==> flow/design.v <==
module ResonantLowPassFilter(
    input clk,
    input signed [15:0] audio_in,
    input signed [15:0] cutoff,
    input signed [15:0] resonance,
    input signed [15:0] gain,
    input reset_n,
    output reg signed [15:0] filtered_audio
);
    parameter [15:0] MAX_POS_VALUE = 16'h7FFF;
    parameter [15:0] MIN_NEG_VALUE = -16'h8000;
    reg signed [15:0] state;
    reg signed [15:0] feedback;
    reg signed [15:0] output_reg;
    reg signed [15:0] alpha;
    reg signed [15:0] beta;
    reg signed [15:0] gamma;
    wire signed [31:0] fb_prod  = $signed(state) * $signed(beta);
    wire signed [31:0] out_prod = $signed(state) * $signed(alpha);
    wire signed [16:0] fb_full  = fb_prod >>> 15;
    wire signed [16:0] out_full = out_prod >>> 15;
    wire signed [16:0] st_full  = $signed(audio_in) - $signed(feedback);
    wire signed [16:0] fa_full  = $signed(output_reg) + ($signed(gamma) >>> 1);
    function signed [15:0] sat17;
        input signed [16:0] v;
        begin
            if (v > $signed({MAX_POS_VALUE[15], MAX_POS_VALUE}))
                sat17 = $signed(MAX_POS_VALUE);
            else if (v < $signed({MIN_NEG_VALUE[15], MIN_NEG_VALUE}))
                sat17 = $signed(MIN_NEG_VALUE);
            else
                sat17 = v[15:0];
        end
    endfunction
    always @(posedge clk or negedge reset_n) begin
        if (!reset_n) begin
            state <= $signed(16'h0000);
            feedback <= $signed(16'h0000);
            output_reg <= $signed(16'h0000);
            alpha <= $signed(16'h0000);
            beta <= $signed(16'h0000);
            gamma <= $signed(16'h0000);
            filtered_audio <= $signed(16'h0000);
        end else begin
            alpha <= $signed(cutoff);
            beta <= $signed(resonance);
            gamma <= $signed(gain);
            feedback <= sat17(fb_full);
            state <= sat17(st_full);
            output_reg <= sat17(out_full);
            filtered_audio <= sat17(fa_full);  
        end
    end
endmodule
==> flow/run.sh <==
#!/bin/bash
# the make line also repeats each setting of config.mk as NAME=value (left out here)
make -C /OpenROAD-flow-scripts/flow DESIGN_CONFIG=/design/flow/config.mk WORK_HOME=/design/flow/orfs CLKGATE_MAP_FILE= finish
==> flow/config.mk <==
export PLATFORM = sky130hd
export DESIGN_NAME = ResonantLowPassFilter
export DESIGN_NICKNAME = ResonantLowPassFilter
export VERILOG_FILES = /design/flow/design.v
export SDC_FILE = /design/flow/constraint.sdc
export NUM_CORES = 4
export LEC_CHECK = 0
export CAP_MARGIN = 20
export CORE_MARGIN = 2
export CORE_UTILIZATION = 60
export CTS_CLUSTER_SIZE = 61
export HOLD_SLACK_MARGIN = 0.3
export SETUP_SLACK_MARGIN = 0.88
export SLEW_MARGIN = 20
==> flow/constraint.sdc <==
create_clock -name core_clock -period 3.81 [get_ports {clk}]
set_input_delay 0.7620 -clock core_clock [delete_from_list [all_inputs] [get_ports {clk}]]
set_output_delay 0.7620 -clock core_clock [all_outputs]
set_load 0.01 [all_outputs]
==> flow_summary.toml, run 1 <==
# physical design summary
[status]
status = "finished with violations"
so_faults = "negative setup slack"

[finish]
layout.nets = 3590
finish.instance_area_sq_um = 29350
fin_cells = 3334
fillers = 2780
area_growth_pct = 24.59
utilization_pct = 75.78

[route]
viasPerCell = 5.332
dr_wl_met3_um = 3766
route.met2.wl_um = 29540
wl_met1_um = 23800
firstDrtPassIters = 7
drc = 0
first_iter_violations = 846
postRouteAntennaNets = 0
maxUsedRoutingLayer = "met5"
routedWlPerCell_um = 17.79
routed_wl_um = 59300
num_vias = 17778

[global_route]
grt_pass1_wl_um = 97900
grt_use_total_pct = 30.90
grt_pass1_vias = 19683
antenna_found_initial = 3
grt_overflow = 0
grt_max_degree = 112

[synthesis]
syn_inst = 2444
ys_sh_mux_pct = 0.3240
yosys_warnings = 1
ys_cells = 2444
yosys.area_share.simple_pct = 13.41
avgSynthCellArea_sq_um = 9.640
ys_sh_adder_pct = 55.34
synthTopCellsByCount = "inv_1, fa_1, nand2_1, and2_1, ha_1"
xor_share_pct = 2.565
yosys.area.top_type = "fa_1"
topCellsByArea = "fa_1, dfrtp_1, ha_1, inv_1, and2_1"
synth_nets = 3224
top_area_share_pct = 44.52
yosysUniqueCellTypes = 63
top_logic_kind = "adder cells"
synth-edff-count = 0
ys_seq_share_pct = 11.79
async_flop_share_pct = 100.0
post-synth-top-count-cell = "inv_1"
compound_area_share_pct = 5.417
synth_flops = 111
ys_area_sq_um = 23560
netlist_area_sq_um = 23560
flop_cell = "dfrtp_1"

[timing]
rsz0062_at_grt = "yes"
setup_viol = 32
max_freq_ghz = 0.1610
slew_headroom_pct = 55.48
slew_viol_final = 0
period_used_pct = 163.0
layout_setup_ws_ns = -2.401
hold_viol = 0
setup_tns_ns = -72.27
finalClockSkew_ns = 0.01071
fin_crit_ns = 6.211
hold_slack_ns = 0.4146
worst_pin_slew_ns = 0.6677

[worst_setup_path]
crit_path_frequent_cell = "fa_1"
slowest_delay_ns = 0.54
worst-path-buf-inv = 5
startpoint_type = "flip-flop"
crit_start = "state[2]"
regToRegSetupSlack_ns = -2.40
cp.depth = 20
crit-reg2reg-launch = "state[2]"
worstPathMaxFanout = 4
endpoint = "feedback[14]"
rr_endpoint = "feedback[14]"
cp-end-kind = "flip-flop"
path_class = "reg -> reg"
cp_top_family = "adder cells"
worst_ep_arrival_time_ns = 6.49
critPathSlowestCell = "fa_1"
ff2ff_path_depth = 20
crit_chain = "buf_4, and2_1, fa_1, fa_1, fa_1, fa_2, fa_1, inv_1, fa_1, inv_2, ha_4, and4_4, and3_4, inv_2, a211o_4, a2111oi_4, or3_4, mux2i_4, buf_4, a21oi_2"
worstPathRequired_ns = 4.09

[placed_design]
preCtsSetupSlack_ns = -2.679
dpl.hpwl_um = 46890
dp.cells = 3219
portBuffers = 80
gp_congestion = 0.8766
place_area_sq_um = 27220

[cts]
cts_max_level = 3
clkTransAtPathRegs_ns = 0.09
cts_tree = "yes"
cts_root_buf = "clkbuf_16"
cts_made_buffers = 9
clock_path_buffers = 2
cts.sinks = 111
clk_latency_ns = 0.41

[floorplanning]
fp-row-count = 72
die_w_um = 202.2
core_area_sq_um = 38740
ios = 82
die_h_um = 202.2
die_area_sq_um = 40870
fp-utilization_pct = 60.82

[flow_run]
warnings = 34
cap_violations = 0

[min_path]
hold_path_class = "in -> async"
==> area by class of cell <==
| type | instances | area [sq um] | share of cell area [%] |
|---|---|---|---|
| antenna | 1 | 2.502 | 0.008525 |
| clock buffer | 9 | 225.2 | 0.7672 |
| clock inverter | 7 | 102.6 | 0.3495 |
| inverter | 607 | 2281 | 7.770 |
| multi-input combinational | 1639 | 19200 | 65.40 |
| sequential | 111 | 2805 | 9.556 |
| tap | 518 | 648.1 | 2.208 |
| timing repair buffer | 442 | 4093 | 13.94 |
==> metal layers <==
metal	global-route usage, %	vias to the layer above
met5	0.3571	-
li1	-	7965
met4	11.16	4
met3	5.547	139
met1	40.92	9071
met2	51.51	599
==> repair_timing <==
action                     in CTS  in global routing
hold buffers                    0                  0
cloned                          3                  1
resized                       172                129
setup buffers                  62                 32
setup endpoints to repair      62                 62
pin swaps                      80                103
==> run 2: changes to the inputs <==
Settings changed: CAP_MARGIN 20 to 5, CORE_UTILIZATION 60 to 72, CTS_CLUSTER_SIZE 61 to 79, HOLD_SLACK_MARGIN 0.3 to not set, SETUP_SLACK_MARGIN 0.88 to 1.66, TNS_END_PERCENT set to 5.
Clock period 3.81 ns to 5.72 ns, I/O delays scaled along.
==> run 2 against run 1 <==
Still fails the layout checks on negative setup slack. Synthesized cell count did not move. Clock skew rose by 0.0050 ns. Core utilization grew 10 points. Non-clock buffer count shrank 82. Global-route usage increased by 5.3 points. Via count about the same. Clock-buffer cell count grew 1. Cell count fell by 4.8%. Worst setup slack better by 1.6 ns. Synthesized area is the same.
==> flow_summary.toml, run 2 <==
# physical design summary
[status]
status = "finished with violations"
so_faults = "negative setup slack"

[placed_design]
portBuffers = 80
gp_congestion = 0.9553
preCtsSetupSlack_ns = -0.9511
dp.cells = 3127
dpl.hpwl_um = 47450
place_area_sq_um = 26800

[synthesis]
syn_inst = 2444
ys_area_sq_um = 23560
yosys.area_share.simple_pct = 13.41
synth_flops = 111
ys_cells = 2444
yosys_warnings = 1
yosys.area.top_type = "fa_1"
ys_sh_adder_pct = 55.34
flop_cell = "dfrtp_1"
post-synth-top-count-cell = "inv_1"
avgSynthCellArea_sq_um = 9.640
ys_sh_mux_pct = 0.3240
compound_area_share_pct = 5.417
top_area_share_pct = 44.52
synth-edff-count = 0
ys_seq_share_pct = 11.79
async_flop_share_pct = 100.0
xor_share_pct = 2.565
synthTopCellsByCount = "inv_1, fa_1, nand2_1, and2_1, ha_1"
topCellsByArea = "fa_1, dfrtp_1, ha_1, inv_1, and2_1"
netlist_area_sq_um = 23560
yosysUniqueCellTypes = 63
top_logic_kind = "adder cells"
synth_nets = 3224

[timing]
hold_slack_ns = 0.6253
layout_setup_ws_ns = -0.8204
slew_viol_final = 0
slew_headroom_pct = 50.80
max_freq_ghz = 0.1529
rsz0062_at_grt = "yes"
fin_crit_ns = 6.540
hold_viol = 0
worst_pin_slew_ns = 0.7380
finalClockSkew_ns = 0.01576
period_used_pct = 114.3
setup_viol = 32

[min_path]
hp-start = "output_reg[0]"
whs_path_depth = 3
min_to = "filtered_audio[0]"
hold_path_class = "reg -> reg"

[finish]
layout.nets = 3507
area_growth_pct = 17.99
finish.instance_area_sq_um = 27800
fin_cells = 3174

[route]
diodes = 0
viasPerCell = 5.603
routed_wl_um = 58020
routedWlPerCell_um = 18.28
postRouteAntennaNets = 0
num_vias = 17783
firstDrtPassIters = 5
drc = 0
first_iter_violations = 1249

[worst_setup_path]
endpoint = "feedback[2]"
crit-reg2reg-launch = "state[8]"
crit_path_frequent_cell = "fa_1"
rr_endpoint = "feedback[2]"
worstPathRequired_ns = 5.96
cp-end-kind = "flip-flop"
worst_ep_arrival_time_ns = 6.78
crit_start = "state[8]"
path_class = "reg -> reg"
cp_top_family = "adder cells"
worst-path-buf-inv = 4
worstPathMaxFanout = 5
critPathSlowestCell = "fa_2"
cp.depth = 20
regToRegSetupSlack_ns = -0.82
startpoint_type = "flip-flop"
slowest_delay_ns = 0.59
crit_chain = "buf_4, buf_4, nand2_2, fa_1, fa_2, fa_2, fa_1, inv_2, fa_1, fa_1, ha_1, nand2_2, a211oi_2, a21oi_4, a211o_4, a2111oi_4, or3_4, mux2i_4, buf_6, a21oi_1"
ff2ff_path_depth = 20

[floorplanning]
fp-utilization_pct = 72.78
core_area_sq_um = 32370
die_w_um = 184.9
die_h_um = 184.9
fp-row-count = 66
ios = 82
die_area_sq_um = 34190

[global_route]
grt_pass1_vias = 19767
grt_max_degree = 58
grt_overflow = 0
grt_pass1_wl_um = 95080
antenna_found_initial = 0
grt_use_total_pct = 36.15

[flow_run]
cap_violations = 0
warnings = 32

[cts]
cts_made_buffers = 9
cts_max_level = 3
clock_path_buffers = 2
cts_root_buf = "clkbuf_16"
clk_latency_ns = 0.38
clkTransAtPathRegs_ns = 0.09
cts.sinks = 111
cts_tree = "yes"
==> run 2: layer usage <==
metal	GRT usage, %	vias up	part of all wire (%)
met5	0	-	0
met1	46.29	9014	38
met3	5.820	220	7.0
li1	-	7785	-
met4	15.97	0	4.6
met2	61.39	764	50
==> run 2: timing repair <==
item                       CTS  global route
gates resized               61            62
hold buffers                 0             0
setup endpoints to repair   39            47
setup buffers               16            15
pin swaps                   13            37
==> run 2: layout make-up <==
type	instances	area (sq um)
clock buffers	10	229.0
multi-input cells	1638	18620
inverters	607	2278
flip-flops and latches	111	2808
clock inverters	6	86.33
repair buffers	360	3226
well taps	442	553.0
fillers	1801	4572
==> run 2: through the flow <==
| stage | util (%) | setup TNS, ns |
|---|---|---|
| 2_1_floorplan | - | -3.011 |
| 3_3_place_gp | 82.78 | -22.85 |
| 3_5_place_dp | 82.78 | -27.32 |
| 4_1_cts | 84.78 | -16.67 |
| 5_1_grt | 85.88 | -27.43 |
| 6_report | 85.88 | -21.84 |
==> run 3: changes to the inputs <==
Settings changed: CAP_MARGIN 5 to 20, CTS_CLUSTER_DIAMETER set to 225, CTS_CLUSTER_SIZE 79 to not set, SETUP_SLACK_MARGIN 1.66 to not set, TNS_END_PERCENT 5 to not set.
Clock period 5.72 ns to 6.05 ns, I/O delays scaled along.
==> run 3 against run 2 <==
Still fails the layout checks on negative setup slack. Wire length down 2.8%. Global-route usage down 0.27 points. Register-to-register slack better by 0.42 ns. Clock skew down 0.0056 ns. Hold slack better by 0.0063 ns. Cell count down 1.2%. Critical path depth up 2.
==> flow_summary.toml, run 3 <==
# physical design summary
[status]
status = "finished with violations"
so_faults = "negative setup slack"

[worst_setup_path]
worstPathMaxFanout = 8
worst_ep_arrival_time_ns = 6.73
cp-end-kind = "flip-flop"
crit_chain = "buf_12, and2_4, fa_1, inv_2, fa_1, inv_1, fa_1, fa_1, fa_1, inv_2, fa_1, inv_2, ha_4, and4_4, and3_4, inv_2, a211o_4, a2111oi_4, or3_4, mux2i_4, buf_6, o31ai_4"
crit_start = "state[5]"
regToRegSetupSlack_ns = -0.40
crit_path_frequent_cell = "fa_1"
worstPathRequired_ns = 6.33
worst-path-buf-inv = 7
critPathSlowestCell = "fa_1"
rr_endpoint = "feedback[10]"
slowest_delay_ns = 0.55
ff2ff_path_depth = 22
startpoint_type = "flip-flop"
cp_top_family = "adder cells"
crit-reg2reg-launch = "state[5]"
endpoint = "feedback[10]"
path_class = "reg -> reg"
cp.depth = 22

[timing]
slew_viol_final = 0
max_freq_ghz = 0.1550
setup_viol = 31
setup_tns_ns = -7.680
hold_viol = 0
slew_headroom_pct = 34.14
worst_pin_slew_ns = 0.9687
period_used_pct = 106.7
rsz0062_at_grt = "yes"
finalClockSkew_ns = 0.01019
layout_setup_ws_ns = -0.4032
hold_slack_ns = 0.6317
fin_crit_ns = 6.453

[route]
diodes = 0
routed_wl_um = 56410
first_iter_violations = 1132
viasPerCell = 5.583
routedWlPerCell_um = 17.99
drc = 0
postRouteAntennaNets = 0
firstDrtPassIters = 6
num_vias = 17509

[placed_design]
portBuffers = 80
preCtsSetupSlack_ns = -0.4485
dp.cells = 3093
gp_congestion = 0.9032
dpl.hpwl_um = 45640

[synthesis]
synth_nets = 3224
top_area_share_pct = 44.52
compound_area_share_pct = 5.417
yosys.area.top_type = "fa_1"
yosys.area_share.simple_pct = 13.41
ys_sh_mux_pct = 0.3240
ys_sh_adder_pct = 55.34
ys_seq_share_pct = 11.79
async_flop_share_pct = 100.0
post-synth-top-count-cell = "inv_1"
topCellsByArea = "fa_1, dfrtp_1, ha_1, inv_1, and2_1"
synth-edff-count = 0
flop_cell = "dfrtp_1"
yosys_warnings = 1
ys_area_sq_um = 23560
synth_flops = 111
syn_inst = 2444
synthTopCellsByCount = "inv_1, fa_1, nand2_1, and2_1, ha_1"
yosysUniqueCellTypes = 63
ys_cells = 2444
netlist_area_sq_um = 23560
xor_share_pct = 2.565
avgSynthCellArea_sq_um = 9.640
top_logic_kind = "adder cells"

[cts]
cts.sinks = 111
clkTransAtPathRegs_ns = 0.08
cts_tree = "yes"
cts_root_buf = "clkbuf_16"
clock_path_buffers = 2
clk_latency_ns = 0.40
cts_made_buffers = 9
cts_max_level = 3
hold_buffers = 0

[floorplanning]
core_area_sq_um = 32370
fp-row-count = 66
die_area_sq_um = 34190
die_h_um = 184.9
die_w_um = 184.9
fp-utilization_pct = 72.78
ios = 82

[finish]
area_growth_pct = 16.04
fin_cells = 3136
utilization_pct = 84.45
layout.nets = 3469

[flow_run]
warnings = 32
cap_violations = 0

[min_path]
hold_path_class = "reg -> reg"
min_to = "filtered_audio[0]"
hp-start = "gamma[1]"
whs_path_depth = 3

[global_route]
grt_use_total_pct = 35.88
grt_max_degree = 72
antenna_found_initial = 0
grt_pass1_vias = 19505
grt_overflow = 0
grt_pass1_wl_um = 93920
## run 3: per-stage QoR
step                cell area, sq um
floorplan                      23610
global placement               26370
detailed placement             26370
CTS                            27140
global route                   27340
finish                         27340
## run 3: cell type report
type                            count  area [sq um]
Clock inverter                      7         98.84
Fill cell                        1919          5032
Multi-Input combinational cell   1638         18510
Sequential cell                   111          2800
Inverter                          607          2278
Clock buffer                        9         225.2
Timing Repair Buffer              322          2872
Tap cell                          442         553.0
## run 3: what timing repair did
item,4_1_cts,5_1_grt
cloned,3,0
pin swaps,28,28
gates resized,79,43
buffers inserted,16,8
setup endpoints to repair,32,32
## run 3: per-layer routing
metal / share of wire, % / global-route usage (%) / up-vias
li1: - / - / 7712
met1: 39 / 47.15 / 8929
met2: 49 / 59.28 / 696
met3: 6.8 / 5.761 / 172
met4: 4.6 / 16.51 / 0
met5: 0 / 0 / -
==> run 4: changes to the inputs <==
Settings changed: CELL_PAD_IN_SITES_DETAIL_PLACEMENT set to 0, CELL_PAD_IN_SITES_GLOBAL_PLACEMENT set to 0, CORE_ASPECT_RATIO set to 0.53, CTS_CLUSTER_DIAMETER 225 to 260, CTS_CLUSTER_SIZE set to 35, GPL_ROUTABILITY_DRIVEN set to 1, GPL_TIMING_DRIVEN set to 1, MAX_ROUTING_LAYER set to met4, MIN_ROUTING_LAYER set to met1, PLACE_DENSITY_LB_ADDON set to 0.1, SETUP_SLACK_MARGIN set to 1.14.
Clock period 6.05 ns to 6.8 ns, I/O delays scaled along.
==> run 4 against run 3 <==
Now clean on timing, DRC and antenna. Design area is 1.5% lower. Synthesized cell count did not move. Global-route usage rose by 0.78 points. Critical endpoint is now feedback[11]. Register-to-register slack improved by 0.78 ns. Clock-buffer cell count grew 3. Cell count is 3.6% lower. Worst setup slack improved by 0.78 ns. Core utilization decreased by 1.2 points. Non-clock buffer count decreased by 96. Clock skew is 0.0023 ns lower.
==> flow_summary.toml, run 4 <==
# physical design summary
[worst_setup_path]
regToRegSetupSlack_ns = 0.38
rr_endpoint = "feedback[11]"
cp_top_family = "adder cells"
worst-path-buf-inv = 7
startpoint_type = "flip-flop"
endpoint = "feedback[11]"
crit_chain = "buf_4, and2_4, fa_1, inv_1, fa_1, inv_1, fa_1, fa_1, fa_1, inv_1, fa_1, inv_2, ha_4, and4_4, and3_4, inv_2, a211o_4, a2111oi_4, or3_4, mux2i_4, buf_12, o21ai_0"
cp-end-kind = "flip-flop"
crit-reg2reg-launch = "state[5]"
ff2ff_path_depth = 22
worst_ep_arrival_time_ns = 6.69
cp.depth = 22
crit_path_frequent_cell = "fa_1"
path_class = "reg -> reg"
worstPathRequired_ns = 7.06
crit_start = "state[5]"
slowest_delay_ns = 0.56
critPathSlowestCell = "fa_1"
worstPathMaxFanout = 15

[cts]
cts_root_buf = "clkbuf_16"
cts_max_level = 3
cts_tree = "yes"
hold_buffers = 0
cts_made_buffers = 9
clkTransAtPathRegs_ns = 0.08
clk_latency_ns = 0.39
cts.sinks = 111
clock_path_buffers = 2

[timing]
rsz0062_at_grt = "yes"
setup_viol = 0
slew_headroom_pct = 44.36
max_freq_ghz = 0.1557
period_used_pct = 94.45
slew_viol_final = 0
finalClockSkew_ns = 0.007841
worst_pin_slew_ns = 0.8114
fin_crit_ns = 6.423
setup_tns_ns = 0
hold_viol = 0

[synthesis]
synth_nets = 3224
yosys_warnings = 1
synthTopCellsByCount = "inv_1, fa_1, nand2_1, and2_1, ha_1"
yosys.area.top_type = "fa_1"
avgSynthCellArea_sq_um = 9.640
ys_area_sq_um = 23560
compound_area_share_pct = 5.417
ys_seq_share_pct = 11.79
flop_cell = "dfrtp_1"
async_flop_share_pct = 100.0
ys_sh_mux_pct = 0.3240
ys_sh_adder_pct = 55.34
top_logic_kind = "adder cells"
topCellsByArea = "fa_1, dfrtp_1, ha_1, inv_1, and2_1"
yosysUniqueCellTypes = 63
xor_share_pct = 2.565
netlist_area_sq_um = 23560
synth_flops = 111
post-synth-top-count-cell = "inv_1"
syn_inst = 2444
yosys.area_share.simple_pct = 13.41
synth-edff-count = 0
top_area_share_pct = 44.52
ys_cells = 2444

[floorplanning]
die_w_um = 252.5
fp-row-count = 48
core_area_sq_um = 32370
fp-utilization_pct = 72.78
die_h_um = 135.7
die_area_sq_um = 34260
ios = 82

[finish]
area_growth_pct = 14.35
fin_cells = 3023
layout.nets = 3373
fillers = 1851
logic_area_sq_um = 18790
seqCellArea_sq_um = 2828

[global_route]
grt_max_degree = 60
grt_pass1_vias = 18468
antenna_found_initial = 0
grt_pass1_wl_um = 93100
grt_overflow = 0
grt_use_total_pct = 36.65

[min_path]
hold_path_class = "reg -> reg"
whs_path_depth = 3
min_to = "filtered_audio[0]"
hp-start = "output_reg[0]"

[placed_design]
portBuffers = 80
dp.cells = 2957
dpl.hpwl_um = 45640
gp_congestion = 0.9307

[route]
dr_wl_met3_um = 6270
postRouteAntennaNets = 0
route.met2.wl_um = 26910
firstDrtPassIters = 5
wl_met1_um = 23980
first_iter_violations = 1487
viasPerCell = 5.737
drc = 0
diodes = 0
num_vias = 17344
routedWlPerCell_um = 19.42
maxUsedRoutingLayer = "met4"
routed_wl_um = 58710

[status]
status = "timing/DRC/antenna clean"

[flow_run]
warnings = 30
cap_violations = 0
## run 4: routing by layer
| layer | vias to the layer above | global-route usage [%] |
|---|---|---|
| li1 | 7516 | - |
| met1 | 8796 | 50.84 |
| met2 | 886 | 55.01 |
| met3 | 146 | 9.779 |
| met4 | 0 | 8.021 |
| met5 | - | - |
## run 4: what timing repair did
action                                  CTS  global route
buffers inserted                         20            28
resized                                  46           109
gates cloned                              1             1
endpoints found under the setup margin   32            32
pin swaps                                 7            37
## run 4: through the flow
stage	util (%)	hold WS, ns	setup slack (ns)	area, sq um
2_1_floorplan	-	0.5486	0.9548	23920
3_3_place_gp	79.09	0.6590	0.09880	25600
3_5_place_dp	79.09	0.6724	-0.02960	25600
4_1_cts	81.04	0.6879	0.4369	26230
5_1_grt	83.23	0.7346	0.2722	26940
6_report	83.23	0.7013	0.3771	26940
## run 4: final cells by class
class	count	area share (%)
well taps	425	1.974
repair buffers	226	8.234
inverters	607	8.457
flip-flops and latches	111	10.50
multi-input cells	1638	69.73
clock buffers	12	0.9149
clock inverters	4	0.1997
==> run 5: changes to the inputs <==
Settings changed: CAP_MARGIN 20 to 30, CELL_PAD_IN_SITES_DETAIL_PLACEMENT 0 to not set, CELL_PAD_IN_SITES_GLOBAL_PLACEMENT 0 to not set, CORE_ASPECT_RATIO 0.53 to not set, CORE_UTILIZATION 72 to 51, CTS_CLUSTER_DIAMETER 260 to not set, CTS_CLUSTER_SIZE 35 to not set, GPL_ROUTABILITY_DRIVEN 1 to not set, GPL_TIMING_DRIVEN 1 to not set, MAX_ROUTING_LAYER met4 to met5, MIN_ROUTING_LAYER met1 to not set, PLACE_DENSITY_LB_ADDON 0.1 to 0.27, SETUP_SLACK_MARGIN 1.14 to 0.57.
Clock period 6.8 ns to 4.83 ns, I/O delays scaled along.
==> run 5 against run 4 <==
The layout now fails its checks (negative setup slack). Clock skew rose by 0.0051 ns. Flip-flop count stayed put. Worst setup slack lost 1.8 ns. Via count down 0.91%. Cell count up 9.8%. Synthesized area did not move. Register-to-register slack worse by 1.8 ns. Design area increased by 4.0%.
==> flow_summary.toml, run 5 <==
# physical design summary
[floorplanning]
fp-row-count = 78
die_h_um = 218.9
fp-utilization_pct = 51.80
ios = 82
die_area_sq_um = 47930
core_area_sq_um = 45480
die_w_um = 218.9

[timing]
setup_tns_ns = -42.57
worst_pin_slew_ns = 0.7432
layout_setup_ws_ns = -1.422
hold_viol = 0
finalClockSkew_ns = 0.01291
period_used_pct = 129.4
rsz0062_at_grt = "yes"
fin_crit_ns = 6.252
slew_headroom_pct = 49.04
slew_viol_final = 0
max_freq_ghz = 0.1599
setup_viol = 32

[worst_setup_path]
slowest_delay_ns = 0.55
cp_top_family = "adder cells"
endpoint = "feedback[10]"
rr_endpoint = "feedback[10]"
worst-path-buf-inv = 6
startpoint_type = "flip-flop"
critPathSlowestCell = "fa_1"
worst_ep_arrival_time_ns = 6.56
regToRegSetupSlack_ns = -1.42
worstPathRequired_ns = 5.14
cp-end-kind = "flip-flop"
crit_path_frequent_cell = "fa_1"
crit_start = "state[3]"
crit-reg2reg-launch = "state[3]"
worstPathMaxFanout = 4
cp.depth = 21
path_class = "reg -> reg"
crit_chain = "buf_4, buf_4, and2_1, fa_1, fa_1, fa_1, fa_1, fa_1, inv_1, fa_1, inv_1, ha_4, and4_4, and3_1, inv_1, a211o_1, buf_4, a21o_1, o21ai_2, mux2_4, o31ai_4"
ff2ff_path_depth = 21

[global_route]
grt_pass1_wl_um = 96670
antenna_found_initial = 1
grt_max_degree = 49
grt_use_total_pct = 25.72
grt_pass1_vias = 19740
grt_overflow = 0

[min_path]
hold_path_class = "in -> async"

[synthesis]
async_flop_share_pct = 100.0
ys_area_sq_um = 23560
top_area_share_pct = 44.52
synth_flops = 111
netlist_area_sq_um = 23560
avgSynthCellArea_sq_um = 9.640
post-synth-top-count-cell = "inv_1"
ys_seq_share_pct = 11.79
topCellsByArea = "fa_1, dfrtp_1, ha_1, inv_1, and2_1"
yosys.area.top_type = "fa_1"
yosys_warnings = 1
ys_sh_adder_pct = 55.34
xor_share_pct = 2.565
compound_area_share_pct = 5.417
yosysUniqueCellTypes = 63
ys_cells = 2444
synth-edff-count = 0
yosys.area_share.simple_pct = 13.41
flop_cell = "dfrtp_1"
ys_sh_mux_pct = 0.3240
synth_nets = 3224
synthTopCellsByCount = "inv_1, fa_1, nand2_1, and2_1, ha_1"
syn_inst = 2444
top_logic_kind = "adder cells"

[cts]
clock_path_buffers = 2
cts_tree = "yes"
clkTransAtPathRegs_ns = 0.09
cts_made_buffers = 9
cts_max_level = 3
cts_root_buf = "clkbuf_16"
cts.sinks = 111
clk_latency_ns = 0.40

[finish]
fillers = 3799
seqCellArea_sq_um = 2808
layout.nets = 3493
logic_area_sq_um = 18680
area_growth_pct = 18.89

[placed_design]
portBuffers = 80
dpl.hpwl_um = 46440
gp_congestion = 0.8955

[status]
status = "finished with violations"
so_faults = "negative setup slack"

[route]
diodes = 0
viasPerCell = 5.180
firstDrtPassIters = 5
num_vias = 17187
drc = 0
routedWlPerCell_um = 16.88
routed_wl_um = 56000
postRouteAntennaNets = 0
first_iter_violations = 830

[flow_run]
cap_violations = 0
warnings = 30
## run 5: final cells by class
class | count | area share, %
Clock inverter | 6 | 0.2680
Clock buffer | 10 | 0.8532
Timing Repair Buffer | 346 | 11.35
Sequential cell | 111 | 10.02
Inverter | 607 | 8.134
Tap cell | 600 | 2.680
Multi-Input combinational cell | 1638 | 66.70
## run 5: per-stage QoR
stage                     hold slack [ns]  area [sq um]  util, %  worst slack (ns)  instances
after floorplan                    0.5486         23920        -            -1.015       2444
after global placement             0.5955         26990    59.36            -1.647       3273
after detailed placement           0.6042         26990    59.36            -1.769       3273
after CTS                          0.5644         27780    61.08            -1.369       3309
after global routing               0.5793         28010    61.59            -1.574       3318
final                              0.5532         28010    61.59            -1.422       3318
## run 5: what timing repair did
item | in CTS | in global routing
cloned | 1 | 2
endpoints found under the setup margin | 32 | 32
setup buffers | 19 | 6
pin swaps | 18 | 9
gates resized | 81 | 31
hold buffers | 0 | 0
## run 5: routing by layer
metal	wire (um)	track usage [%]	vias to the layer above
li1	-	-	7767
met1	23200	33.72	8872
met2	28140	44.11	459
met3	3198	4.394	89
met4	1460	7.252	0
met5	0	0	-
==> run 6: changes to the inputs <==
Settings changed: ABC_AREA set to 1, CAP_MARGIN 30 to 20, CELL_PAD_IN_SITES_GLOBAL_PLACEMENT set to 1, CORE_UTILIZATION 51 to 40, CTS_CLUSTER_DIAMETER set to 345, CTS_CLUSTER_SIZE set to 100, HOLD_SLACK_MARGIN set to -0.1, MAX_ROUTING_LAYER met5 to not set, PLACE_DENSITY_LB_ADDON 0.27 to 0.3, SETUP_SLACK_MARGIN 0.57 to 0.05, SLEW_MARGIN 20 to 10, TNS_END_PERCENT set to 40.
Clock period 4.83 ns to 7.0 ns, I/O delays scaled along.
==> run 6 against run 5 <==
Now clean on timing, DRC and antenna. Die size rose by 40%. Register-to-register slack improved by 1.9 ns. Hold slack better by 0.024 ns. Non-clock buffer count is 209 lower. Critical endpoint is now feedback[2]. Highest routed layer unchanged.
==> flow_summary.toml, run 6 <==
# physical design summary
[status]
status = "timing/DRC/antenna clean"

[global_route]
antenna_found_initial = 1
grt_pass1_wl_um = 111500
grt_max_degree = 62
grt_overflow = 0
grt_pass1_vias = 21175
grt_use_total_pct = 20.90

[min_path]
hold_path_class = "reg -> reg"
whs_path_depth = 3
hp-start = "gamma[1]"
min_to = "filtered_audio[0]"

[worst_setup_path]
crit_start = "state[15]"
slowest_delay_ns = 0.90
ff2ff_path_depth = 20
endpoint = "feedback[2]"
startpoint_type = "flip-flop"
worstPathMaxFanout = 15
path_class = "reg -> reg"
cp.depth = 20
worst_ep_arrival_time_ns = 6.88
critPathSlowestCell = "fa_1"
regToRegSetupSlack_ns = 0.47
rr_endpoint = "feedback[2]"
worst-path-buf-inv = 4
crit_chain = "buf_4, nand2_1, inv_1, fa_1, fa_1, fa_1, fa_1, fa_1, inv_1, fa_1, inv_1, ha_1, a21oi_1, a21boi_1, nand2_1, a21oi_1, nand2_1, nand2_2, nand3_2, nand2_1"
crit-reg2reg-launch = "state[15]"
cp-end-kind = "flip-flop"
cp_top_family = "adder cells"
crit_path_frequent_cell = "fa_1"
worstPathRequired_ns = 7.34

[cts]
clk_latency_ns = 0.41
hold_buffers = 0
clkTransAtPathRegs_ns = 0.11
cts.sinks = 111
cts_made_buffers = 9
cts_max_level = 3
cts_root_buf = "clkbuf_16"
clock_path_buffers = 2
cts_tree = "yes"

[route]
firstDrtPassIters = 5
first_iter_violations = 1243
num_vias = 19750
diodes = 0
postRouteAntennaNets = 0
drc = 0
viasPerCell = 4.646
routedWlPerCell_um = 15.11
routed_wl_um = 64250

[timing]
hold_viol = 0
fin_crit_ns = 6.533
setup_tns_ns = 0
hold_slack_ns = 0.5774
slew_viol_final = 0
slew_headroom_pct = 49.15
setup_viol = 0
finalClockSkew_ns = 0.03209
rsz0062_at_grt = "yes"
period_used_pct = 93.32
max_freq_ghz = 0.1531
worst_pin_slew_ns = 0.7627

[synthesis]
synthTopCellsByCount = "inv_1, nand2_1, fa_1, ha_1, nor2_1"
compound_area_share_pct = 4.193
ys_sh_mux_pct = 0
netlist_area_sq_um = 26020
topCellsByArea = "fa_1, inv_1, nand2_1, dfrtp_1, ha_1"
async_flop_share_pct = 100.0
post-synth-top-count-cell = "inv_1"
xor_share_pct = 1.548
yosys.area.top_type = "fa_1"
yosys.area_share.simple_pct = 18.31
syn_inst = 3358
avgSynthCellArea_sq_um = 7.749
top_area_share_pct = 40.31
ys_sh_adder_pct = 49.45
synth-edff-count = 0
synth_nets = 4138
ys_area_sq_um = 26020
synth_flops = 111
yosysUniqueCellTypes = 37
yosys_warnings = 1
top_logic_kind = "adder cells"
ys_cells = 3358
ys_seq_share_pct = 10.67
flop_cell = "dfrtp_1"

[floorplanning]
die_w_um = 259.1
ios = 82
fp-utilization_pct = 40.44
core_area_sq_um = 64350
fp-row-count = 93
die_h_um = 259.1
die_area_sq_um = 67110

[finish]
layout.nets = 4171
finish.instance_area_sq_um = 28170
area_growth_pct = 8.275

[placed_design]
portBuffers = 80
place_area_sq_um = 27870
dpl.hpwl_um = 55370
gp_congestion = 0.8540

[flow_run]
cap_violations = 0
warnings = 28
[run 6: per-layer routing]
| layer | up-vias | share of wire (%) | track usage, % | wire [um] |
|---|---|---|---|---|
| li1 | 9636 | - | - | - |
| met1 | 9742 | 49 | 31.25 | 31590 |
| met2 | 346 | 45 | 33.10 | 29020 |
| met3 | 26 | 4.8 | 2.617 | 3087 |
| met4 | 0 | 0.86 | 3.003 | 553 |
| met5 | - | 0 | 0 | 0 |
[run 6: timing repair]
action                     4_1_cts  5_1_grt
setup endpoints to repair        0       17
resized                          0        1
buffers inserted                 0        0
[run 6: area by class of cell]
cell class | instances | area [sq um]
Tap cell | 855 | 1070
Sequential cell | 111 | 2779
Multi-Input combinational cell | 2158 | 19130
Timing Repair Buffer | 137 | 1239
Fill cell | 6598 | 36170
Inverter | 974 | 3656
Clock buffer | 9 | 225.2
Clock inverter | 7 | 80.08
[run 6: per-stage QoR]
step | std cells | utilization (%) | worst slack (ns)
global route | 4251 | 43.78 | 0.03419
floorplan | 3358 | - | 1.114
detailed placement | 4235 | 43.31 | 0.4479
CTS | 4251 | 43.78 | 0.4530
global placement | 4235 | 43.31 | 0.4877
finish | 4251 | 43.78 | 0.4674
==> run 7: changes to the inputs <==
Settings changed: ABC_AREA 1 to not set, CAP_MARGIN 20 to 30, CELL_PAD_IN_SITES_DETAIL_PLACEMENT set to 0, CELL_PAD_IN_SITES_GLOBAL_PLACEMENT 1 to 2, CORE_ASPECT_RATIO set to 0.63, CORE_MARGIN 2 to 10, CORE_UTILIZATION 40 to 18, CTS_CLUSTER_DIAMETER 345 to 93, CTS_CLUSTER_SIZE 100 to 78, GPL_ROUTABILITY_DRIVEN set to 1, GPL_TIMING_DRIVEN set to 1, HOLD_SLACK_MARGIN -0.1 to 0.26, MAX_ROUTING_LAYER set to met4, MIN_ROUTING_LAYER set to met2, PLACE_DENSITY_LB_ADDON 0.3 to 0.1, SETUP_SLACK_MARGIN 0.05 to 1.22, SLEW_MARGIN 10 to 20, TNS_END_PERCENT 40 to not set.
Clock period 7.0 ns to 9.33 ns, I/O delays scaled along.
==> run 7 against run 6 <==
Hold slack better by 0.059 ns. Critical endpoint is now feedback[11]. Die size is 120% higher. Critical path type unchanged. Design area is 4.2% lower.
==> flow_summary.toml, run 7 <==
# physical design summary
[status]
status = "timing/DRC/antenna clean"

[route]
dr_wl_met3_um = 41010
viasPerCell = 5.086
wl_met1_um = 0
num_vias = 21466
route.met2.wl_um = 32760
first_iter_violations = 959
routed_wl_um = 74590
postRouteAntennaNets = 0
routedWlPerCell_um = 17.67
drc = 0
firstDrtPassIters = 20
maxUsedRoutingLayer = "met4"

[synthesis]
ys_seq_share_pct = 11.79
synthTopCellsByCount = "inv_1, fa_1, nand2_1, and2_1, ha_1"
ys_sh_adder_pct = 55.34
ys_cells = 2444
top_logic_kind = "adder cells"
flop_cell = "dfrtp_1"
top_area_share_pct = 44.52
yosys_warnings = 1
post-synth-top-count-cell = "inv_1"
async_flop_share_pct = 100.0
synth_nets = 3224
synth-edff-count = 0
compound_area_share_pct = 5.417
avgSynthCellArea_sq_um = 9.640
xor_share_pct = 2.565
topCellsByArea = "fa_1, dfrtp_1, ha_1, inv_1, and2_1"
yosys.area.top_type = "fa_1"
ys_sh_mux_pct = 0.3240
netlist_area_sq_um = 23560
yosysUniqueCellTypes = 63
syn_inst = 2444
synth_flops = 111
yosys.area_share.simple_pct = 13.41
ys_area_sq_um = 23560

[worst_setup_path]
cp-end-kind = "flip-flop"
critPathSlowestCell = "fa_1"
crit_path_frequent_cell = "fa_1"
worstPathMaxFanout = 24
cp.depth = 19
path_class = "reg -> reg"
worst-path-buf-inv = 4
endpoint = "feedback[11]"
crit_start = "state[15]"
crit-reg2reg-launch = "state[15]"
worstPathRequired_ns = 9.63
crit_chain = "buf_4, nand2_1, fa_1, inv_1, fa_1, fa_1, fa_1, fa_1, inv_1, fa_1, inv_1, ha_1, a21oi_1, o211ai_1, a21oi_1, o21ai_0, or4_1, nand3_2, o21ai_0"
worst_ep_arrival_time_ns = 7.80
regToRegSetupSlack_ns = 1.83
startpoint_type = "flip-flop"
rr_endpoint = "feedback[11]"
cp_top_family = "adder cells"
ff2ff_path_depth = 19
slowest_delay_ns = 0.85

[timing]
rsz0062_at_grt = "no"
period_used_pct = 80.40
slew_headroom_pct = 34.71
setup_viol = 0
max_freq_ghz = 0.1333
fin_crit_ns = 7.502
worst_pin_slew_ns = 0.9793
slew_viol_final = 0
layout_setup_ws_ns = 1.828
hold_viol = 0
finalClockSkew_ns = 0.01955
setup_tns_ns = 0

[placed_design]
gp_congestion = 0.7630
portBuffers = 80
dpl.hpwl_um = 60240
dp.cells = 4188
place_area_sq_um = 26490
preCtsSetupSlack_ns = 1.382

[finish]
layout.nets = 3276
fillers = 14331
logic_area_sq_um = 18160
finish.instance_area_sq_um = 26990
seqCellArea_sq_um = 2796
area_growth_pct = 14.58
fin_cells = 4221

[floorplanning]
die_h_um = 307.2
fp-row-count = 105
fp-utilization_pct = 18.11
die_area_sq_um = 146200
core_area_sq_um = 130100
ios = 82
die_w_um = 475.8

[global_route]
antenna_found_initial = 2
grt_pass1_vias = 27818
grt_use_total_pct = 16.49
grt_overflow = 0
grt_max_degree = 63
grt_pass1_wl_um = 114200

[cts]
cts_tree = "yes"
cts.sinks = 111
clk_latency_ns = 0.44
clock_path_buffers = 2
cts_root_buf = "clkbuf_16"
cts_made_buffers = 9
cts_max_level = 3
hold_buffers = 0
clkTransAtPathRegs_ns = 0.09

[flow_run]
warnings = 27
cap_violations = 0

[min_path]
hp-start = "output_reg[0]"
whs_path_depth = 3
hold_path_class = "reg -> reg"
min_to = "filtered_audio[0]"
-- run 7: layout make-up --
class                   count  share of cell area, %
multi-input cells        1638                  67.29
flip-flops and latches    111                  10.36
inverters                 607                  8.440
well taps                1712                  7.935
repair buffers            129                  4.723
clock buffers              13                  1.001
clock inverters             3                 0.1808
diodes                      8                0.07416
-- run 7: layer usage --
metal | vias up | track usage [%]
met5 | - | -
met4 | 0 | 1.297
met3 | 84 | 29.29
met2 | 5595 | 13.95
met1 | 8492 | -
li1 | 7295 | -
-- run 7: metrics by stage --
step	hold slack, ns	util, %
after floorplan	0.5486	-
after global placement	0.6304	20.35
after detailed placement	0.6191	20.37
after CTS	0.6487	20.61
after global routing	0.6932	20.75
final	0.6364	20.76
-- run 7: what timing repair did --
item / in CTS / in global routing
setup buffers: 0 / 1
resized: 0 / 8
endpoints found under the setup margin: 0 / 26
==> run 8: changes to the inputs <==
Settings changed: CAP_MARGIN 30 to 20, CELL_PAD_IN_SITES_GLOBAL_PLACEMENT 2 to 0, CORE_ASPECT_RATIO 0.63 to 0.88, CORE_MARGIN 10 to 2, CORE_UTILIZATION 18 to 72, CTS_CLUSTER_DIAMETER 93 to 260, CTS_CLUSTER_SIZE 78 to 35, HOLD_SLACK_MARGIN 0.26 to not set, MIN_ROUTING_LAYER met2 to met1, PLACE_DENSITY_LB_ADDON 0.1 to 0.03, SETUP_SLACK_MARGIN 1.22 to 1.14.
Clock period 9.33 ns to 6.58 ns, I/O delays scaled along.
==> run 8 against run 7 <==
Worst setup slack got worse by 1.6 ns. Core utilization increased by 63 points. Design area increased by 0.62%. Global-route usage increased by 20 points. Register-to-register slack got worse by 1.6 ns. Critical path type unchanged.
==> flow_summary.toml, run 8 <==
# physical design summary
[worst_setup_path]
worstPathRequired_ns = 6.88
critPathSlowestCell = "dfrtp_4"
worstPathMaxFanout = 7
cp-end-kind = "flip-flop"
worst-path-buf-inv = 9
crit-reg2reg-launch = "state[8]"
endpoint = "output_reg[3]"
cp.depth = 25
cp_top_family = "adder cells"
worst_ep_arrival_time_ns = 6.67
rr_endpoint = "output_reg[3]"
crit_start = "state[8]"
slowest_delay_ns = 0.55
ff2ff_path_depth = 25
startpoint_type = "flip-flop"
regToRegSetupSlack_ns = 0.21
path_class = "reg -> reg"

[min_path]
whs_path_depth = 3
hold_path_class = "reg -> reg"
hp-start = "gamma[1]"
min_to = "filtered_audio[0]"

[cts]
clock_path_buffers = 2
clk_latency_ns = 0.41
cts_root_buf = "clkbuf_16"
clkTransAtPathRegs_ns = 0.09
cts_made_buffers = 9
cts.sinks = 111
cts_max_level = 3
hold_buffers = 0
cts_tree = "yes"

[finish]
utilization_pct = 83.77
layout.nets = 3389
finish.instance_area_sq_um = 27160
fillers = 1856
area_growth_pct = 15.29

[synthesis]
synth_nets = 3224
synthTopCellsByCount = "inv_1, fa_1, nand2_1, and2_1, ha_1"
topCellsByArea = "fa_1, dfrtp_1, ha_1, inv_1, and2_1"
flop_cell = "dfrtp_1"
avgSynthCellArea_sq_um = 9.640
ys_sh_adder_pct = 55.34
syn_inst = 2444
yosys_warnings = 1
top_logic_kind = "adder cells"
compound_area_share_pct = 5.417
netlist_area_sq_um = 23560
ys_area_sq_um = 23560
synth-edff-count = 0
post-synth-top-count-cell = "inv_1"
ys_cells = 2444
ys_seq_share_pct = 11.79
xor_share_pct = 2.565
yosys.area_share.simple_pct = 13.41
top_area_share_pct = 44.52
async_flop_share_pct = 100.0
synth_flops = 111
yosysUniqueCellTypes = 63
yosys.area.top_type = "fa_1"
ys_sh_mux_pct = 0.3240

[floorplanning]
core_area_sq_um = 32430
die_w_um = 196.8
fp-row-count = 62
die_h_um = 173.7
die_area_sq_um = 34190
fp-utilization_pct = 72.66
ios = 82

[route]
drc = 0
routed_wl_um = 57080
postRouteAntennaNets = 0
diodes = 0
routedWlPerCell_um = 18.84
num_vias = 17357
viasPerCell = 5.728
firstDrtPassIters = 5
first_iter_violations = 1038

[global_route]
antenna_found_initial = 0
grt_pass1_wl_um = 95100
grt_pass1_vias = 19400
grt_use_total_pct = 36.98
grt_max_degree = 58
grt_overflow = 0

[timing]
slew_viol_final = 0
max_freq_ghz = 0.1570
period_used_pct = 96.79
finalClockSkew_ns = 0.02300
fin_crit_ns = 6.369
setup_viol = 0
hold_viol = 0
slew_headroom_pct = 25.40
worst_pin_slew_ns = 1.097
rsz0062_at_grt = "yes"

[placed_design]
place_area_sq_um = 25650
gp_congestion = 0.9460
dpl.hpwl_um = 42540
portBuffers = 80

[status]
status = "timing/DRC/antenna clean"

[flow_run]
cap_violations = 0
warnings = 30
run 8: final cells by class:
cell class / instances / area [sq um] / area share [%]
multi-input combinational: 1638 / 18750 / 69.04
sequential: 111 / 2821 / 10.39
timing repair buffer: 242 / 2475 / 9.111
inverter: 607 / 2281 / 8.397
tap: 416 / 520.5 / 1.916
clock buffer: 9 / 225.2 / 0.8291
clock inverter: 7 / 85.08 / 0.3132
run 8: layer usage:
metal  share of wire (%)  global-route usage [%]
met5                   0                       -
met4                 4.2                   14.79
met3                 7.5                   6.459
met2                  50                   60.10
met1                  38                   46.61
run 8: timing repair:
item | CTS | global route
cloned | 4 | 1
pin swaps | 39 | 51
buffers inserted | 42 | 23
gates resized | 104 | 63
setup endpoints to repair | 32 | 32
run 8: per-stage QoR:
step                hold slack [ns]  setup slack (ns)  cells  TNS (ns)
global placement             0.5811          -0.02870   2944   -0.2933
detailed placement           0.5883           -0.1394   2944    -2.054
global route                 0.6530           0.04695   3030         0
finish                       0.6119            0.2113   3030         0
CTS                          0.6119            0.2576   3006         0
floorplan                    0.5486            0.7348   2444         0
==> run 9: changes to the inputs <==
Settings changed: CELL_PAD_IN_SITES_DETAIL_PLACEMENT 0 to not set, CELL_PAD_IN_SITES_GLOBAL_PLACEMENT 0 to not set, CORE_ASPECT_RATIO 0.88 to not set, CORE_UTILIZATION 72 to 66, CTS_CLUSTER_DIAMETER 260 to not set, CTS_CLUSTER_SIZE 35 to not set, GPL_ROUTABILITY_DRIVEN 1 to not set, GPL_TIMING_DRIVEN 1 to not set, MIN_ROUTING_LAYER met1 to not set, PLACE_DENSITY_LB_ADDON 0.03 to not set, SETUP_SLACK_MARGIN 1.14 to 0.88.
Clock period 6.58 ns to 4.84 ns, I/O delays scaled along.
==> run 9 against run 8 <==
Worst setup slack got worse by 1.6 ns. Synthesized area is the same. Clock skew is 0.0079 ns lower. Core utilization shrank 4.1 points. Cell count is 6.4% higher. Largest cell class unchanged. Global-route usage fell by 2.7 points. Now fails the layout checks on negative setup slack.
==> flow_summary.toml, run 9 <==
# physical design summary
[status]
status = "finished with violations"
so_faults = "negative setup slack"

[synthesis]
synth_nets = 3224
post-synth-top-count-cell = "inv_1"
synthTopCellsByCount = "inv_1, fa_1, nand2_1, and2_1, ha_1"
xor_share_pct = 2.565
compound_area_share_pct = 5.417
async_flop_share_pct = 100.0
netlist_area_sq_um = 23560
ys_sh_adder_pct = 55.34
topCellsByArea = "fa_1, dfrtp_1, ha_1, inv_1, and2_1"
avgSynthCellArea_sq_um = 9.640
ys_sh_mux_pct = 0.3240
yosysUniqueCellTypes = 63
syn_inst = 2444
ys_area_sq_um = 23560
top_area_share_pct = 44.52
yosys.area.top_type = "fa_1"
synth-edff-count = 0
flop_cell = "dfrtp_1"
ys_cells = 2444
ys_seq_share_pct = 11.79
yosys.area_share.simple_pct = 13.41
yosys_warnings = 1
synth_flops = 111
top_logic_kind = "adder cells"

[global_route]
grt_max_degree = 61
grt_use_total_pct = 34.25
grt_pass1_wl_um = 94780
grt_pass1_vias = 19223
grt_overflow = 0
antenna_found_initial = 0

[worst_setup_path]
critPathSlowestCell = "fa_1"
cp_top_family = "adder cells"
crit-reg2reg-launch = "beta[4]"
cp.depth = 23
startpoint_type = "flip-flop"
worstPathMaxFanout = 7
path_class = "reg -> reg"
endpoint = "feedback[6]"
worst-path-buf-inv = 8
crit_path_frequent_cell = "fa_1"
worstPathRequired_ns = 5.11
crit_start = "beta[4]"
slowest_delay_ns = 0.55
cp-end-kind = "flip-flop"
regToRegSetupSlack_ns = -1.41
rr_endpoint = "feedback[6]"
worst_ep_arrival_time_ns = 6.52
ff2ff_path_depth = 23
crit_chain = "buf_6, and2_4, fa_1, inv_2, fa_1, fa_2, inv_1, fa_1, fa_1, inv_1, fa_1, inv_2, ha_4, and4_1, and3_4, inv_4, a211o_4, a2111oi_4, or3_4, mux2i_4, buf_6, buf_16, a21oi_1"

[floorplanning]
die_h_um = 192.9
fp-row-count = 69
die_area_sq_um = 37220
core_area_sq_um = 35400
die_w_um = 192.9
fp-utilization_pct = 66.56
ios = 82

[finish]
layout.nets = 3538
fillers = 2400
area_growth_pct = 19.62
utilization_pct = 79.62

[cts]
cts_tree = "yes"
clock_path_buffers = 2
hold_buffers = 0
clkTransAtPathRegs_ns = 0.08
cts.sinks = 111
cts_root_buf = "clkbuf_16"
cts_made_buffers = 9
clk_latency_ns = 0.39
cts_max_level = 3

[route]
firstDrtPassIters = 5
first_iter_violations = 830
num_vias = 17517
routed_wl_um = 57210
viasPerCell = 5.433
drc = 0
postRouteAntennaNets = 0
diodes = 0
routedWlPerCell_um = 17.75

[placed_design]
dpl.hpwl_um = 47460
gp_congestion = 0.9548
portBuffers = 80

[timing]
setup_tns_ns = -41.26
max_freq_ghz = 0.1599
slew_headroom_pct = 41.64
period_used_pct = 129.2
layout_setup_ws_ns = -1.413
finalClockSkew_ns = 0.01514
worst_pin_slew_ns = 0.8753
slew_viol_final = 0
fin_crit_ns = 6.253
setup_viol = 32
hold_viol = 0
rsz0062_at_grt = "yes"

[flow_run]
cap_violations = 0
warnings = 32

[min_path]
hold_path_class = "in -> async"
==> run 9: layer usage <==
| layer | up-vias | GRT usage, % | wire, um |
|---|---|---|---|
| met4 | 0 | 12.18 | 2234 |
| met1 | 8954 | 45.98 | 23640 |
| met2 | 560 | 54.23 | 27870 |
| li1 | 7859 | - | - |
| met5 | - | - | 0 |
| met3 | 144 | 4.742 | 3473 |
==> run 9: cell type report <==
type                            instances  area (sq um)  area share, %
Clock inverter                          6         61.31         0.2175
Clock buffer                           10         229.0         0.8124
Multi-Input combinational cell       1640         18810          66.75
Tap cell                              461         576.8          2.047
Inverter                              607          2281          8.093
Timing Repair Buffer                  389          3411          12.10
Sequential cell                       111          2811          9.976
==> run 9: through the flow <==
| stage | cells | area (sq um) | setup slack (ns) | hold WS [ns] |
|---|---|---|---|---|
| after global placement | 3154 | 26900 | -1.440 | 0.6193 |
| after floorplan | 2444 | 23920 | -1.005 | 0.5486 |
| after global routing | 3224 | 28180 | -1.648 | 0.3825 |
| after detailed placement | 3154 | 26900 | -1.511 | 0.6215 |
| final | 3224 | 28180 | -1.413 | 0.3926 |
| after CTS | 3212 | 27930 | -1.295 | 0.3850 |
==> run 9: what timing repair did <==
action	in CTS	in global routing
hold endpoints to repair	0	0
gates resized	113	42
gates cloned	3	1
pin swaps	51	28
setup buffers	39	11
setup endpoints to repair	32	47
==> run 10: changes to the inputs <==
Settings changed: ABC_AREA set to 1, CELL_PAD_IN_SITES_DETAIL_PLACEMENT set to 0, CORE_ASPECT_RATIO set to 0.51, CORE_UTILIZATION 66 to 64, CTS_CLUSTER_DIAMETER set to 374, CTS_CLUSTER_SIZE set to 21, MAX_ROUTING_LAYER met4 to not set, PLACE_DENSITY_LB_ADDON set to 0.28, SETUP_SLACK_MARGIN 0.88 to 0.55, SLEW_MARGIN 20 to 25, TNS_END_PERCENT set to 45.
Clock period 4.84 ns to 7.09 ns, I/O delays scaled along.
==> run 10 against run 9 <==
Now clean on timing, DRC and antenna. Register-to-register slack better by 2.2 ns. Wire length up 28%. Cell count is 22% higher. Fmax shrank 1.2%. Worst setup slack improved by 2.2 ns.
==> flow_summary.toml, run 10 <==
# physical design summary
[worst_setup_path]
slowest_delay_ns = 0.77
worst_ep_arrival_time_ns = 6.63
worstPathRequired_ns = 7.39
crit_chain = "buf_4, nand2_1, inv_1, fa_2, fa_2, fa_1, fa_1, fa_1, inv_1, fa_1, inv_1, ha_1, nand2_1, nor2_1, nand2_1, nor3_2, nand2_2, nand2_1, nand2_2, nand2_2, nand2_4, nand2_1, nand2_1"
regToRegSetupSlack_ns = 0.76
path_class = "reg -> reg"
startpoint_type = "flip-flop"
cp_top_family = "adder cells"
worst-path-buf-inv = 4
crit-reg2reg-launch = "state[15]"
cp-end-kind = "flip-flop"
critPathSlowestCell = "fa_2"
cp.depth = 23
ff2ff_path_depth = 23
crit_path_frequent_cell = "nand2_1"
rr_endpoint = "feedback[5]"
endpoint = "feedback[5]"
worstPathMaxFanout = 15
crit_start = "state[15]"

[min_path]
hold_path_class = "reg -> reg"
hp-start = "gamma[1]"
min_to = "filtered_audio[0]"
whs_path_depth = 3

[route]
diodes = 0
num_vias = 21381
first_iter_violations = 2350
firstDrtPassIters = 6
routedWlPerCell_um = 18.64
drc = 0
viasPerCell = 5.427
routed_wl_um = 73430
postRouteAntennaNets = 0

[cts]
clock_path_buffers = 2
clk_latency_ns = 0.42
cts_root_buf = "clkbuf_16"
cts_tree = "yes"
clkTransAtPathRegs_ns = 0.09
cts.sinks = 111
cts_max_level = 3
cts_made_buffers = 9

[synthesis]
netlist_area_sq_um = 26020
ys_cells = 3358
syn_inst = 3358
post-synth-top-count-cell = "inv_1"
xor_share_pct = 1.548
avgSynthCellArea_sq_um = 7.749
ys_seq_share_pct = 10.67
yosys_warnings = 1
ys_sh_adder_pct = 49.45
synth_nets = 4138
yosysUniqueCellTypes = 37
synth_flops = 111
synthTopCellsByCount = "inv_1, nand2_1, fa_1, ha_1, nor2_1"
ys_area_sq_um = 26020
yosys.area.top_type = "fa_1"
top_area_share_pct = 40.31
async_flop_share_pct = 100.0
flop_cell = "dfrtp_1"
synth-edff-count = 0
ys_sh_mux_pct = 0
yosys.area_share.simple_pct = 18.31
topCellsByArea = "fa_1, inv_1, nand2_1, dfrtp_1, ha_1"
top_logic_kind = "adder cells"
compound_area_share_pct = 4.193

[global_route]
grt_pass1_vias = 21994
grt_overflow = 0
grt_max_degree = 62
grt_use_total_pct = 36.81
antenna_found_initial = 0
grt_pass1_wl_um = 117900

[finish]
utilization_pct = 70.04
layout.nets = 4175
area_growth_pct = 7.347

[timing]
hold_viol = 0
finalClockSkew_ns = 0.02098
slew_headroom_pct = 42.49
fin_crit_ns = 6.326
worst_pin_slew_ns = 0.8627
slew_viol_final = 0
setup_viol = 0
hold_slack_ns = 0.5974
period_used_pct = 89.22
rsz0062_at_grt = "yes"
max_freq_ghz = 0.1581
setup_tns_ns = 0

[floorplanning]
fp-utilization_pct = 65.24
ios = 82
die_area_sq_um = 42380
fp-row-count = 52
die_h_um = 148
core_area_sq_um = 39880
die_w_um = 286.4

[placed_design]
gp_congestion = 0.9782
dpl.hpwl_um = 61670
portBuffers = 80

[flow_run]
warnings = 28
cap_violations = 0

[status]
status = "timing/DRC/antenna clean"
[run 10: stage by stage]
step	setup slack (ns)	area [sq um]	cells
after floorplan	1.204	26020	3358
after global routing	0.5388	27930	3940
after global placement	0.3758	27450	3915
after detailed placement	0.1702	27450	3915
after CTS	0.5527	27770	3931
final	0.7641	27930	3940
[run 10: routing by layer]
metal | share of wire, % | global-route usage, % | up-vias
li1 | - | - | 9644
met1 | 46 | 58.49 | 10419
met3 | 17 | 16.71 | 89
met2 | 36 | 45.76 | 1229
met5 | 0 | 0 | -
met4 | 1.1 | 5.759 | 0
[run 10: cell type report]
| cell class | instances | area, sq um |
|---|---|---|
| flip-flops and latches | 111 | 2809 |
| well taps | 540 | 675.6 |
| fillers | 3291 | 11950 |
| clock buffers | 9 | 225.2 |
| repair buffers | 141 | 1305 |
| clock inverters | 7 | 86.33 |
| inverters | 974 | 3660 |
| multi-input cells | 2158 | 19170 |
[run 10: what timing repair did]
item,CTS,global route
hold buffers,0,0
endpoints found under the setup margin,30,31
pin swaps,0,2
setup buffers,0,9
resized,5,35
==> run 11: changes to the inputs <==
Settings changed: ABC_AREA 1 to not set, CELL_PAD_IN_SITES_DETAIL_PLACEMENT 0 to not set, CORE_ASPECT_RATIO 0.51 to not set, CORE_UTILIZATION 64 to 72, CTS_CLUSTER_DIAMETER 374 to 397, CTS_CLUSTER_SIZE 21 to 99, PLACE_DENSITY_LB_ADDON 0.28 to not set, SETUP_SLACK_MARGIN 0.55 to not set, SLEW_MARGIN 25 to 20, TNS_END_PERCENT 45 to not set.
Clock period 7.09 ns to 8.28 ns, I/O delays scaled along.
==> run 11 against run 10 <==
First-iteration DRC count fell by 61%. Clock-buffer cell count unchanged. Worst setup slack improved by 0.046 ns. Critical path depth shrank 4. Clock skew is 0.013 ns lower. Register-to-register slack better by 0.05 ns. Fmax shrank 15%. Non-clock buffer count fell by 29.
==> flow_summary.toml, run 11 <==
# physical design summary
[floorplanning]
die_area_sq_um = 34190
core_area_sq_um = 32370
die_w_um = 184.9
die_h_um = 184.9
fp-row-count = 66
ios = 82
fp-utilization_pct = 72.78

[placed_design]
dp.cells = 2910
preCtsSetupSlack_ns = 0.8943
gp_congestion = 0.8692
dpl.hpwl_um = 42240
portBuffers = 80

[cts]
cts-resized-gates = 0
clkTransAtPathRegs_ns = 0.08
cts_root_buf = "clkbuf_16"
cts_setup_buffers = 0
cts.sinks = 111
cts_made_buffers = 9
cts_tree = "yes"
clk_latency_ns = 0.39
hold_buffers = 0
cts_max_level = 3
clock_path_buffers = 2

[synthesis]
async_flop_share_pct = 100.0
flop_cell = "dfrtp_1"
synth-edff-count = 0
yosys.area_share.simple_pct = 13.41
ys_sh_adder_pct = 55.34
ys_seq_share_pct = 11.79
xor_share_pct = 2.565
yosysUniqueCellTypes = 63
ys_area_sq_um = 23560
top_logic_kind = "adder cells"
yosys.area.top_type = "fa_1"
syn_inst = 2444
top_area_share_pct = 44.52
netlist_area_sq_um = 23560
yosys_warnings = 1
topCellsByArea = "fa_1, dfrtp_1, ha_1, inv_1, and2_1"
synth_flops = 111
ys_sh_mux_pct = 0.3240
synthTopCellsByCount = "inv_1, fa_1, nand2_1, and2_1, ha_1"
compound_area_share_pct = 5.417
ys_cells = 2444
synth_nets = 3224
avgSynthCellArea_sq_um = 9.640
post-synth-top-count-cell = "inv_1"

[min_path]
hp-start = "gamma[1]"
whs_path_depth = 3
min_to = "filtered_audio[0]"
hold_path_class = "reg -> reg"

[global_route]
grt_use_met1_pct = 44.40
antenna_found_initial = 0
grt_pass1_wl_um = 87280
use_met3_pct = 5.545
grt_overflow = 0
grt_use_total_pct = 33.53
grt_max_degree = 62
busiest_layer = "met2"
grt_pass1_vias = 17648
use_met2_pct = 56.30

[worst_setup_path]
crit_start = "state[15]"
startpoint_type = "flip-flop"
crit_chain = "nand2_1, inv_1, fa_1, fa_1, fa_1, fa_1, fa_1, inv_1, fa_1, inv_1, ha_1, a211oi_1, nand2_1, a311oi_1, nand2_1, a31oi_4, o21ai_1, mux2i_2, o21a_1"
slowest_delay_ns = 0.95
endpoint = "output_reg[2]"
worst-path-buf-inv = 3
path_class = "reg -> reg"
worstPathRequired_ns = 8.61
worstPathMaxFanout = 21
crit_path_frequent_cell = "fa_1"
cp.depth = 19
critPathSlowestCell = "dfrtp_1"
cp-end-kind = "flip-flop"
crit-reg2reg-launch = "state[15]"
ff2ff_path_depth = 19
regToRegSetupSlack_ns = 0.81
rr_endpoint = "output_reg[2]"
cp_top_family = "adder cells"
worst_ep_arrival_time_ns = 7.80

[flow_run]
cap_violations = 0
warnings = 29

[timing]
period_used_pct = 90.22
worst_pin_slew_ns = 1.007
rsz0062_at_grt = "no"
finalClockSkew_ns = 0.008436
fin_crit_ns = 7.470
layout_setup_ws_ns = 0.8099
max_freq_ghz = 0.1339
hold_viol = 0
slew_headroom_pct = 32.88
slew_viol_final = 0
setup_tns_ns = 0
setup_viol = 0
hold_slack_ns = 0.6382

[route]
postRouteAntennaNets = 0
drc = 0
firstDrtPassIters = 7
first_iter_violations = 907
routedWlPerCell_um = 17.91
viasPerCell = 5.619
num_vias = 16442
diodes = 0
routed_wl_um = 52390

[finish]
logic_area_sq_um = 18160
fin_cells = 2926
fillers = 2329
area_growth_pct = 6.702
layout.nets = 3259
seqCellArea_sq_um = 2778

[status]
status = "timing/DRC/antenna clean"
-- run 11: layout make-up --
class / count / area share [%]
multi-input cells: 1638 / 72.23
flip-flops and latches: 111 / 11.05
inverters: 607 / 9.063
repair buffers: 112 / 4.181
well taps: 442 / 2.200
clock buffers: 9 / 0.8959
clock inverters: 7 / 0.3783
-- run 11: per-layer routing --
metal,share of wire [%],routed length (um)
met5,0,0
met4,3.7,1947
met3,6.4,3337
met2,50,26100
met1,40,21010
-- run 11: stage by stage --
stage / instance area [sq um] / util, %
final: 25140 / 77.66
after global routing: 25140 / 77.66
after CTS: 25140 / 77.66
after detailed placement: 24820 / 76.67
after global placement: 24820 / 76.66
after floorplan: 23560 / -
